Setup of run 1:
==> flow/design.v (excerpt) <==
module LSTM(clk, Of, En, Ci, Cip, In, Ui, Uf, Uk, Uo, Wi, Wk, Wf, Wo, Vo, Bi, Bo, Bf, Bk, PrevH, Cout, Hout);
 input clk, En, Cip; 
 input [7:0] In, Ci, Ui, Uf, Uk;
 input [7:0] Uo, Wi, Wk, Wf, Wo;
 input [7:0] Vo, Bi, Bo, Bf, Bk;
 input [7:0]           PrevH;
 output [7:0] Cout, Hout;
 output Of;
 wire [7:0] m1, m2, m3, m4;
 wire [7:0] m5, m7, m8;
 wire [7:0] m9, m10, m11, m12;
 wire [7:0] m13, m14, m15, m16;
 wire [7:0] i1, f1, k1, o1;
 wire [7:0] It, Ft, Kt, t1;
 wire [10:0] Cin;
 mult8 ins1(m1, In, Wi); 
 mult8 ins2(m2, PrevH, Ui);
 FA8   ins3(m1, m2, m3, Cip, Cin[0]);
 FA8   ins4(m3, Bi, i1,Cin[0], Cin[1]);
 SigmoidROM sg1(It, i1, clk, En);
 mult8 ins5(m4, In, Wf); 
 mult8 ins6(t1, In, Wf);
 FA8   ins7(t1, m4, m5, Cin[1], Cin[2]);
 FA8   ins8(t1, Bi, f1, Cin[2], Cin[3]);
 SigmoidROM sg2(Ft, f1, clk, En);
 mult8 ins9(m7, In, Wk); 
 mult8 ins10(m8, PrevH, Uk);
 FA8   ins11(m7, m8, m9, Cin[3], Cin[4]);
 FA8   ins12(m9, Bk, k1, Cin[4], Cin[5]);
 SigmoidROM sg3(Kt, k1, clk, En);
 FA8   ins13(It, Kt, m10,Cin[5], Cin[6]);
 FA8   ins14(Ft, Ci, m11, Cin[6], Cin[7]);
 FA8   ins15(m10, m11, Cout, Cin[7], Cin[8]);
 mult8 ins16(m12, In, Wo); 
 mult8 ins17(m13, PrevH, Uo);
 mult8 ins18(m14, Ci, Vo);
 FA8   ins19(m12, m13, m15, Cin[8], Cin[9]);
 FA8   ins21(m14, Bo, m16, Cin[9], Cin[10]);
 FA8   ins22(m16, m15, o1, Cin[10], Of);
  ...
For scale: ~32 flip-flops, ~150 I/O pins, roughly 16,000 um^2 of cells after synthesis.
Settings: LEC_CHECK=0, ABC_AREA=0, CAP_MARGIN=20, CELL_PAD_IN_SITES_DETAIL_PLACEMENT=0, CELL_PAD_IN_SITES_GLOBAL_PLACEMENT=1, CORE_MARGIN=2, CORE_UTILIZATION=51, CTS_CLUSTER_DIAMETER=334, CTS_CLUSTER_SIZE=99, GPL_ROUTABILITY_DRIVEN=0, HOLD_SLACK_MARGIN=-0.07, MIN_ROUTING_LAYER=met1, PLACE_DENSITY=0.5, SLEW_MARGIN=20, TNS_END_PERCENT=5; clock period 65.7 ns.
run.sh (not shown) runs the stock make flow with config.mk's settings and CLKGATE_MAP_FILE=.
The following lists how run 2 was set up differently from run 1:
- CELL_PAD_IN_SITES_GLOBAL_PLACEMENT now 2, was 1
- CTS_CLUSTER_SIZE now 70, was 99
- CORE_UTILIZATION now 58, was 51
- PLACE_DENSITY no longer set, was 0.5
- CTS_CLUSTER_DIAMETER now 368, was 334
- TNS_END_PERCENT no longer set, was 5
- the clock period (ns, I/O delays scaled along) now 90.9, was 65.7
## What came out
- 3_3_place_gp: run 2 exited with error
- Status: sequential element share of the synthesized area parity (run 1, run 2)
- Synthesized flop and latch total came out exactly the same in run 1 and run 2.
- Run 2 ended up with a lower number of standard-cell rows in the floorplan than run 1 did.
- Diff run 2..run 1 | synthesized-area fraction occupied by adder cells | unchanged
- Summary of run 2 over run 1: die size fell by about 12%; synthesized-area fraction occupied by and/or/nand/nor cells did not really move; die span in y went down by 11 um; share of the core filled by cells before placement rose 7.1 points; standard cell core area went down 12%.
- Reported for run 1 and run 2, synthesized area turned out identical to the last digit.
Setup changes, run 2 to run 3
- removing MIN_ROUTING_LAYER (formerly met1)
- removing CTS_CLUSTER_SIZE (formerly 70)
- removing ABC_AREA (formerly 0)
- removing CELL_PAD_IN_SITES_GLOBAL_PLACEMENT (formerly 2)
- removing CELL_PAD_IN_SITES_DETAIL_PLACEMENT (formerly 0)
- changing CORE_UTILIZATION from 58 to 60
- removing GPL_ROUTABILITY_DRIVEN (formerly 0)
- removing HOLD_SLACK_MARGIN (formerly -0.07)
- removing CTS_CLUSTER_DIAMETER (formerly 368)
- changing the clock period (ns, I/O delays scaled along) from 90.9 to 20.1
--- outcome ---
Run 3: complete, dirty (setup timing). Per the comparison of run 3 with run 2, Yosys chip area held steady; count of pins on the block boundary held steady; number of synthesized flops with an enable pin held steady; parity-gate share of the synthesized area counting xor and xnor cells held steady. Chip width (run 3 over run 2): decrease, 1.6%.
Edits applied to the flow inputs when going from run 3 to run 4:
- CORE_UTILIZATION now 36, was 60
- the clock period (ns, I/O delays scaled along) now 47.0, was 20.1
### Flow results
Looking at total routed wirelength across run 3 and run 4, the one that comes out lower is run 3. Count of cells resized by post-cts repair for run 4 is lower than for run 3. Run 4 — vertical die dimension 28% higher, run 3 as reference. Run 4 reached the final stage; the timing, design-rule and antenna checks on its layout passed. Against run 3, die width in run 4 rose by more than a quarter. Compared with run 3, count of non-filler cells in the finished layout in run 4 increased by a little under 10%.
Modified inputs, run 5 compared to run 4
- a change of CORE_UTILIZATION from 36 to 35
- a change of the clock period (ns, I/O delays scaled along) from 47.0 to 63.1
[summary]
- Run 5 finished every stage and its layout cleared the timing, design-rule and antenna checks.
- Die area of run 5 exceeds that of run 4 by a few percent.
- Run 5 against run 4: largest stage delay on the critical path higher; post-placement setup slack saw an increase.
- The synthesized cell area of run 5 and that of run 4 are within noise of each other.
- Route | run 5 vs run 4 | wire shorter in run 5
- Run 5 ends up with a relative slew slack that is 0.59 points lower than in run 4.
- Run 5 ended up with a lower post-cts resize count than run 4 did.
- Run 5: first-pass GRT wire length higher than run 4
- Looking only at final standard cell area without fillers, and setting everything else aside, the higher value of run 4 and run 5 goes to run 4.

* * *

Setup of exp/ember:
Starting RTL as in the previous note.
==> flow/design.v (excerpt) <==
module LSTM(clk, Of, En, Ci, Cip, In, Ui, Uf, Uk, Uo, Wi, Wk, Wf, Wo, Vo, Bi, Bo, Bf, Bk, PrevH, Cout, Hout);
make LEC_CHECK=0 ABC_AREA=1 CAP_MARGIN=20 CELL_PAD_IN_SITES_DETAIL_PLACEMENT=0 CELL_PAD_IN_SITES_GLOBAL_PLACEMENT=2 CORE_MARGIN=2 CORE_UTILIZATION=58 CTS_CLUSTER_DIAMETER=368 CTS_CLUSTER_SIZE=70 GPL_ROUTABILITY_DRIVEN=1 HOLD_SLACK_MARGIN=-0.07 MIN_ROUTING_LAYER=met1 SLEW_MARGIN=20 finish   # period 81.9 ns
As the logs show, exp/ember stopped at 3_1_place_gp_skip_io after a tool error, so it never reached the end of the flow.
Input changes introduced in exp/indigo (baseline for comparison: exp/ember):
==> flow/config.mk <==
export PLATFORM = sky130hd
export DESIGN_NAME = LSTM
export DESIGN_NICKNAME = LSTM
export VERILOG_FILES = /design/flow/design.v
export SDC_FILE = /design/flow/constraint.sdc
export NUM_CORES = 4
export LEC_CHECK = 0
export ABC_AREA = 1
export CAP_MARGIN = 20
export CORE_MARGIN = 2
export CORE_UTILIZATION = 68
export SLEW_MARGIN = 20
==> flow/constraint.sdc <==
create_clock -name core_clock -period 34.6 [get_ports {clk}]
set_input_delay 6.9200 -clock core_clock [delete_from_list [all_inputs] [get_ports {clk}]]
set_output_delay 6.9200 -clock core_clock [all_outputs]
set_load 0.01 [all_outputs]
==> results <==
- The final report for exp/indigo shows a completed flow and a layout that fails verification, specifically negative setup slack.
- Compare exp/indigo and exp/ember | height of the die higher: exp/ember
- The site row count reported for exp/indigo is smaller than that of exp/ember by 5.
- Between exp/ember and exp/indigo, the synthesized cell count figures differ only marginally.
- Summary of exp/indigo over exp/ember: synthesized area was more or less identical; area of the core region went down by 15%.
- Comparing exp/indigo against exp/ember, there is no change at all in mean area per synthesized cell.
- For portion of the post-synthesis area used by sequential elements, exp/ember and exp/indigo come out practically identical.
- Width of the chip, exp/indigo vs exp/ember: down by a little under 10%
- As far as synthesized-area fraction occupied by adder cells goes, exp/indigo and exp/ember are indistinguishable; the numbers are identical.
- Floorplan check, exp/indigo vs exp/ember: die outline smaller in exp/indigo
## Diff of input files: exp/onyx against exp/indigo
diff --git a/flow/config.mk b/flow/config.mk
--- a/flow/config.mk
+++ b/flow/config.mk
@@ -8 +7,0 @@
-export ABC_AREA = 1
@@ -11,0 +11 @@
+export GPL_ROUTABILITY_DRIVEN = 0
@@ -12,0 +13 @@
+export TNS_END_PERCENT = 80
==> flow/constraint.sdc <==
create_clock -name core_clock -period 45.0 [get_ports {clk}]
set_input_delay 9.0000 -clock core_clock [delete_from_list [all_inputs] [get_ports {clk}]]
set_output_delay 9.0000 -clock core_clock [all_outputs]
set_load 0.01 [all_outputs]
[summary]
Going from exp/indigo to exp/onyx, final wirelength has decreased, non-clock buffer count lost 88, sum of negative setup slack now larger. exp/onyx improves on exp/indigo in register-to-register setup slack. exp/onyx: no failed stages, no open violations at the end. Delta(simple-gate share of the synthesized area, exp/onyx - exp/indigo) < 0. Summary: with exp/indigo as the reference, wire length of the first global-routing pass in exp/onyx moved down by more than 10%.

* * *

Starting RTL as in the previous note.
Settings: LEC_CHECK=0, CAP_MARGIN=20, CORE_MARGIN=2, CORE_UTILIZATION=40, CTS_CLUSTER_DIAMETER=204, CTS_CLUSTER_SIZE=100, GPL_ROUTABILITY_DRIVEN=0, SLEW_MARGIN=20, TNS_END_PERCENT=5; clock period 45.0 ns.
Edit:
CELL_PAD_IN_SITES_GLOBAL_PLACEMENT = 1   (was default)
CORE_ASPECT_RATIO = 1.66   (was default)
CORE_UTILIZATION = 68   (was 40)
CTS_CLUSTER_DIAMETER = default   (was 204)
CTS_CLUSTER_SIZE = default   (was 100)
HOLD_SLACK_MARGIN = 0.14   (was default)
TNS_END_PERCENT = 80   (was 5)
What happened: Via count came out higher by about 3%; wire length is about the same; first-iteration DRC count came out higher by about 20%; die size came out lower by 40%; maximum frequency came out lower by 0.41%; design area came out lower by about 1.8%; register-to-register slack degrades by 250 ps; worst setup slack degrades by 180 ps; synthesized cell count is unchanged.
Edit:
CELL_PAD_IN_SITES_GLOBAL_PLACEMENT = default   (was 1)
CORE_ASPECT_RATIO = default   (was 1.66)
CORE_UTILIZATION = 40   (was 68)
GPL_ROUTABILITY_DRIVEN = default   (was 0)
HOLD_SLACK_MARGIN = default   (was 0.14)
TNS_END_PERCENT = default   (was 80)
Flip-flop count stays the same.
Via count shrinks by 3.0%.
Sequential share of layout area hardly moves.
Synthesized cell count stays the same.
Register-to-register slack is better by 250 ps.
Count of clock-buffer cells in the layout grows by 2.
Critical path depth does not change.
Utilization shrinks by 32 points.
Wire length hardly moves.
Edit:
CORE_ASPECT_RATIO = 0.5   (was default)
CORE_UTILIZATION = 31   (was 40)
CTS_CLUSTER_DIAMETER = 352   (was default)
CTS_CLUSTER_SIZE = 100   (was default)
TNS_END_PERCENT = 5   (was default)
Non-clock buffer count falls by 3.
Flip-flop count is unchanged.
Cell area went up by 1.3%.
Area after synthesis is unchanged.
Die area rises by 29%.
Hold slack improves by 16 ps.
Count of clock-buffer cells in the layout came out lower by 3.
Via count came out lower by 1.8%.
